==> inputs of trial 58 <==
## cfs_aligner
  module cfs_aligner#(
    parameter ALGN_DATA_WIDTH = 32,
    parameter FIFO_DEPTH      = 8,
    localparam int unsigned APB_ADDR_WIDTH    = 16,
    localparam int unsigned APB_DATA_WIDTH    = 32,
    localparam int unsigned ALGN_OFFSET_WIDTH = ALGN_DATA_WIDTH <= 8 ? 1 : $clog2(ALGN_DATA_WIDTH/8),
    localparam int unsigned ALGN_SIZE_WIDTH   = $clog2(ALGN_DATA_WIDTH/8)+1
  ) (
    input wire clk,
    input wire reset_n,
    input wire[APB_ADDR_WIDTH-1:0]    paddr,
    input wire                        pwrite,
    input wire                        psel,
    input wire                        penable,
    input wire[APB_DATA_WIDTH-1:0]    pwdata,
    output wire                       pready,
    output reg[APB_DATA_WIDTH-1:0]    prdata,
    output reg                        pslverr,
    input                             md_rx_valid,
    input[ALGN_DATA_WIDTH-1:0]        md_rx_data,
    input[ALGN_OFFSET_WIDTH-1:0]      md_rx_offset,
    input[ALGN_SIZE_WIDTH-1:0]        md_rx_size,
    output reg                        md_rx_ready,
    output reg                        md_rx_err,
    output reg                        md_tx_valid,
    output reg[ALGN_DATA_WIDTH-1:0]   md_tx_data,
    output reg[ALGN_OFFSET_WIDTH-1:0] md_tx_offset,
    output reg[ALGN_SIZE_WIDTH-1:0]   md_tx_size,
    input                             md_tx_ready,
    input                             md_tx_err,
    output reg                        irq
  );
export LEC_CHECK = 0
export ABC_AREA = 1
export CAP_MARGIN = 20
export CELL_PAD_IN_SITES_DETAIL_PLACEMENT = 1
export CORE_ASPECT_RATIO = 1.28
export CORE_MARGIN = 6
export CORE_UTILIZATION = 40
export GPL_ROUTABILITY_DRIVEN = 1
export PLACE_DENSITY = 0.4
export SETUP_SLACK_MARGIN = 2.5
export SLEW_MARGIN = 15
export TNS_END_PERCENT = 45
create_clock -name core_clock -period 11.9 [get_ports {clk}]
run.sh (not shown) runs the stock make flow with config.mk's settings and CLKGATE_MAP_FILE=.
==> inputs of trial 57, as changes to trial 58 <==
==> flow/config.mk (replaced) <==
export PLATFORM = sky130hd
export DESIGN_NAME = cfs_aligner
export DESIGN_NICKNAME = cfs_aligner
export VERILOG_FILES = /design/flow/design.v
export SDC_FILE = /design/flow/constraint.sdc
export NUM_CORES = 4
export LEC_CHECK = 0
export CAP_MARGIN = 20
export CORE_MARGIN = 2
export CORE_UTILIZATION = 11
export SLEW_MARGIN = 20
==> flow/constraint.sdc (replaced) <==
create_clock -name core_clock -period 11.8 [get_ports {clk}]
set_input_delay 2.3600 -clock core_clock [delete_from_list [all_inputs] [get_ports {clk}]]
set_output_delay 2.3600 -clock core_clock [all_outputs]
set_load 0.01 [all_outputs]
==> inputs of trial 71, as changes to trial 58 <==
==> flow/config.mk (replaced) <==
export PLATFORM = sky130hd
export DESIGN_NAME = cfs_aligner
export DESIGN_NICKNAME = cfs_aligner
export VERILOG_FILES = /design/flow/design.v
export SDC_FILE = /design/flow/constraint.sdc
export NUM_CORES = 4
export LEC_CHECK = 0
export CAP_MARGIN = 20
export CORE_MARGIN = 2
export CORE_UTILIZATION = 66
export SLEW_MARGIN = 20
==> flow/constraint.sdc (replaced) <==
create_clock -name core_clock -period 4.98 [get_ports {clk}]
set_input_delay 0.9960 -clock core_clock [delete_from_list [all_inputs] [get_ports {clk}]]
set_output_delay 0.9960 -clock core_clock [all_outputs]
set_load 0.01 [all_outputs]
==> qor summary <==
                                                                                                                   trial 71                                trial 58                                trial 57
Data arrival at the endpoint of the critical path                                                                   4.00 ns                                 6.30 ns                                 7.21 ns
Post-Syn Area                                                                                                    0.0355 mm2                              0.0359 mm2                              0.0355 mm2
Met1 capacity usage during global routing                                                                             49.0%                                   28.4%                                   9.40%
Seq share, synth                                                                                                      61.3%                                   60.6%                                   61.3%
R2r startpoint                                                                       core.rx_fifo.rd_ptr_pop[0]$_DFFE_PN0P_  core.rx_fifo.rd_ptr_pop[2]$_DFFE_PN0P_  core.rx_fifo.rd_ptr_pop[2]$_DFFE_PN0P_
Relative area of non-clock buffer cells in the final design                                                           7.58%                                   3.88%                                   3.75%
Clock network area share                                                                                              5.85%                                   6.42%                                   6.17%
Synthesized-area fraction occupied by and/or/nand/nor cells                                                           9.42%                                   20.4%                                   9.42%
Length of routed wiring on met1                                                                                    39000 um                                48000 um                                51800 um
Avg Synthesized Cell Area                                                                                          12.7 um2                                10.1 um2                                12.7 um2
Sequential cell area                                                                                             0.0217 mm2                              0.0217 mm2                              0.0217 mm2
Hold path depth                                                                                                           -                                       2                                       1
Die x size                                                                                                           236 um                                  277 um                                  572 um
CTS buffer count                                                                                                         74                                      81                                      81
Clock transition time at the flip-flop clock pins of the worst setup and hold paths                                 0.07 ns                                 0.05 ns                                 0.05 ns
Met2 wire len                                                                                                      50100 um                                61200 um                                50400 um
Count of cells along the worst register-to-register path                                                                 23                                      30                                      21
Via-to-Cell Ratio                                                                                                      6.96                                    5.48                                    3.47
Run status                                                                                                  failed layout checks   no timing/DRC/antenna violations        no timing/DRC/antenna violations
Layout check failures                                                                                          setup timing                                       -                                       -
Launch point of the critical path                                                                             md_rx_size[1]                           md_rx_size[2]                           md_rx_size[1]
Number of nets at the end of the flow                                                                                  3254                                    3847                                    3094
Number of placement rows                                                                                                 84                                     123                                     208
Synth mux share                                                                                                       6.00%                                 0.0279%                                   6.00%
Logic share of the area                                                                                               31.4%                                   30.3%                                   28.7%
